Design mdc, start of the top module:
module mdc (clk, rst_n, start, A, B, out, done);
input clk, rst_n, start;
input [7:0] A, B;
output reg [7:0] out;
output reg done;
reg [1:0] state;
reg [7:0] A_aux, B_aux;
localparam IDLE = 2'b00;
localparam SUBTRACT = 2'b01;
localparam FINISHED = 2'b10;
always @(posedge clk or negedge rst_n) begin
    if (!rst_n) begin
        state <= IDLE;
        out <= 0;
        done <= 0;
    end else begin
        done <= 0;
        case (state)
            IDLE: begin
                state <= IDLE;
                if (start) begin
                    state <= SUBTRACT;
                    A_aux <= A;
                    B_aux <= B;
                end
            end
            SUBTRACT: begin
                state <= SUBTRACT;
                if (A_aux > B_aux)
                    A_aux <= A_aux - B_aux;
                else if (B_aux > A_aux)
                    B_aux <= B_aux - A_aux;
                else
                    state <= FINISHED;
            end
            FINISHED: begin
                state <= IDLE;
                done <= 1;
                out <= A_aux;
            end
            default: state <= IDLE;
        endcase
    end
end
endmodule
Size in the first run: ~28 I/O pins, roughly 2000 um2 of cells after synthesis.
Settings: LEC_CHECK=0, CAP_MARGIN=20, CORE_MARGIN=2, CORE_UTILIZATION=59, CTS_BUF_LIST=sky130_fd_sc_hd__clkbuf_16, SLEW_MARGIN=20; clock period 1.86 ns.
run.sh (not shown) runs the stock make flow with config.mk's settings and CLKGATE_MAP_FILE=.
The first run never finished: it broke off in 5_1_grt.
Then changed:
Settings changed: CORE_UTILIZATION 59 to 40.
Clock period 1.86 ns to 2.85 ns, I/O delays scaled along.
- The new run went through all stages and came out clean
- synthesized area is unchanged
- synthesized cell count is unchanged
- die area went up by 44%

build 2:
Starting RTL as in the previous note.
clock: 1.3 ns
lec_check: 0
abc_area: 1
cap_margin: 0
core_margin: 2
core_utilization: 72
cts_buf_list: sky130_fd_sc_hd__clkbuf_16
cts_cluster_diameter: 391
cts_cluster_size: 96
place_density: 0.38
setup_slack_margin: 0.3
slew_margin: 20
tns_end_percent: 5
Tool error DPL-0038 stopped build 2 during detailed placement (3_5_place_dp); no final results.
Input changes introduced in build 71 (baseline for comparison: build 2):
==> flow/config.mk <==
export PLATFORM = sky130hd
export DESIGN_NAME = mdc
export DESIGN_NICKNAME = mdc
export VERILOG_FILES = /design/flow/design.v
export SDC_FILE = /design/flow/constraint.sdc
export NUM_CORES = 4
export LEC_CHECK = 0
export ABC_AREA = 1
export CAP_MARGIN = 20
export CORE_MARGIN = 2
export CORE_UTILIZATION = 69
export CTS_BUF_LIST = sky130_fd_sc_hd__clkbuf_16
export SLEW_MARGIN = 20
==> flow/constraint.sdc <==
create_clock -name core_clock -period 2.64 [get_ports {clk}]
set_input_delay 0.5280 -clock core_clock [delete_from_list [all_inputs] [get_ports {clk}]]
set_output_delay 0.5280 -clock core_clock [all_outputs]
set_load 0.01 [all_outputs]
==> results <==
Build 71: flow completed, timing, DRC and antenna clean. Build 2 and build 71 ended up with nearly the same share of flip-flops with an asynchronous set or reset after synthesis. Summary — horizontal die size, build 71 relative to build 2: higher, by 2.0%. | area of the die | build 71 vs build 2 | worse |. Build 2 -> build 71: synthesized area per cell flat. On adder and majority gate portion of the synthesized area, build 2 and build 71 are basically level. In build 71 relative to build 2, die extent in y had gone up slightly. Diff build 71..build 2 | area after synthesis | unchanged. As far as share of the yosys chip area belonging to registers is concerned, build 2 and build 71 perform about the same.
Relative to build 71, the following input files were edited for build 62:
-- flow/config.mk --
<<< build 71, line 8
export ABC_AREA = 1
>>> build 62, line 8
<<< build 71, line 10
>>> build 62, line 9
export CORE_ASPECT_RATIO = 0.5
<<< build 71, line 14
>>> build 62, line 14
export TNS_END_PERCENT = 15
==> flow/constraint.sdc <==
create_clock -name core_clock -period 4.0 [get_ports {clk}]
set_input_delay 0.8000 -clock core_clock [delete_from_list [all_inputs] [get_ports {clk}]]
set_output_delay 0.8000 -clock core_clock [all_outputs]
set_load 0.01 [all_outputs]
Findings:
Compared with build 71, in build 62 utilization has decreased; multi-input gate count has decreased; critical path data required time has increased; via count normalized by instance count has increased.
Looking at proportion of power drawn by the clock network across build 71 and build 62, the one that comes out higher is build 62.
[build 62] final cell count fell 14% relative to build 71

mdc again, from the RTL that the note above started with.
clock: 4.0 ns
lec_check: 0
cap_margin: 20
core_margin: 2
core_utilization: 40
cts_buf_list: sky130_fd_sc_hd__clkbuf_16
gpl_routability_driven: 0
place_density_lb_addon: 0.0
slew_margin: 20
Change:
CELL_PAD_IN_SITES_DETAIL_PLACEMENT = 1   (was unset)
CELL_PAD_IN_SITES_GLOBAL_PLACEMENT = 1   (was unset)
CORE_MARGIN = 8   (was 2)
MIN_ROUTING_LAYER = met2   (was unset)
PLACE_DENSITY_LB_ADDON = 0.28   (was 0.0)
SETUP_SLACK_MARGIN = 0.2   (was unset)
Effect:
- The new run finished with timing, DRC and antenna clean
- clock skew is lower by 5.0 ps
- cell area came out lower by 0.89%
- area after synthesis does not change
- count of clock-buffer cells in the layout came out lower by 1
- critical path depth is unchanged
- routed wire length is higher by 12%
- register-to-register slack improved by 20 ps
Change:
CELL_PAD_IN_SITES_DETAIL_PLACEMENT = unset   (was 1)
CELL_PAD_IN_SITES_GLOBAL_PLACEMENT = unset   (was 1)
CORE_MARGIN = 2   (was 8)
CORE_UTILIZATION = 63   (was 40)
GPL_ROUTABILITY_DRIVEN = unset   (was 0)
MIN_ROUTING_LAYER = unset   (was met2)
PLACE_DENSITY_LB_ADDON = unset   (was 0.28)
SETUP_SLACK_MARGIN = unset   (was 0.2)
clock period = 2.27 ns   (was 4.0 ns; I/O delays follow)
Global-route usage increases by 10 points.
Clock power increases by 74%.
Count of clock-buffer cells in the layout stays the same.
Setup slack is worse by 1100 ps.
Cell count decreases by 1.4%.
Hold slack is worse by 3.5 ps.
Wire length increases by 2.4%.
Power increases by 100%.
Sequential cell count stays the same.

mdc again, from the RTL that the note above started with.
==> flow/design.v (excerpt) <==
module mdc (clk, rst_n, start, A, B, out, done);
input clk, rst_n, start;
input [7:0] A, B;
output reg [7:0] out;
output reg done;
reg [1:0] state;
reg [7:0] A_aux, B_aux;
localparam IDLE = 2'b00;
localparam SUBTRACT = 2'b01;
localparam FINISHED = 2'b10;
always @(posedge clk or negedge rst_n) begin
    if (!rst_n) begin
        state <= IDLE;
        out <= 0;
        done <= 0;
    end else begin
        done <= 0;
        case (state)
            IDLE: begin
                state <= IDLE;
                if (start) begin
                    state <= SUBTRACT;
                    A_aux <= A;
                    B_aux <= B;
                end
            end
            SUBTRACT: begin
                state <= SUBTRACT;
                if (A_aux > B_aux)
                    A_aux <= A_aux - B_aux;
                else if (B_aux > A_aux)
                    B_aux <= B_aux - A_aux;
                else
                    state <= FINISHED;
            end
            FINISHED: begin
                state <= IDLE;
  ...
==> flow/config.mk <==
export PLATFORM = sky130hd
export DESIGN_NAME = mdc
export DESIGN_NICKNAME = mdc
export VERILOG_FILES = /design/flow/design.v
export SDC_FILE = /design/flow/constraint.sdc
export NUM_CORES = 4
export LEC_CHECK = 0
export CAP_MARGIN = 20
export CORE_MARGIN = 2
export CORE_UTILIZATION = 67
export CTS_BUF_LIST = sky130_fd_sc_hd__clkbuf_16
export HOLD_SLACK_MARGIN = 0.3
export SLEW_MARGIN = 20
==> flow/constraint.sdc <==
create_clock -name core_clock -period 2.15 [get_ports {clk}]
set_input_delay 0.4300 -clock core_clock [delete_from_list [all_inputs] [get_ports {clk}]]
set_output_delay 0.4300 -clock core_clock [all_outputs]
set_load 0.01 [all_outputs]
The first run failed in global routing on GRT-0232.
Change:
- CORE_UTILIZATION: 67 -> 72
- CTS_CLUSTER_SIZE: not set -> 98
- HOLD_SLACK_MARGIN: 0.3 -> not set
- clock period: 2.15 -> 4.03 ns (I/O delays scaled with it)
After rerunning: Now the flow finished clean; synthesized area stays the same; die area goes down by 6.5%; synthesized cell count does not change.
Power figures rest on the tool's default switching activity, not on a simulated workload.
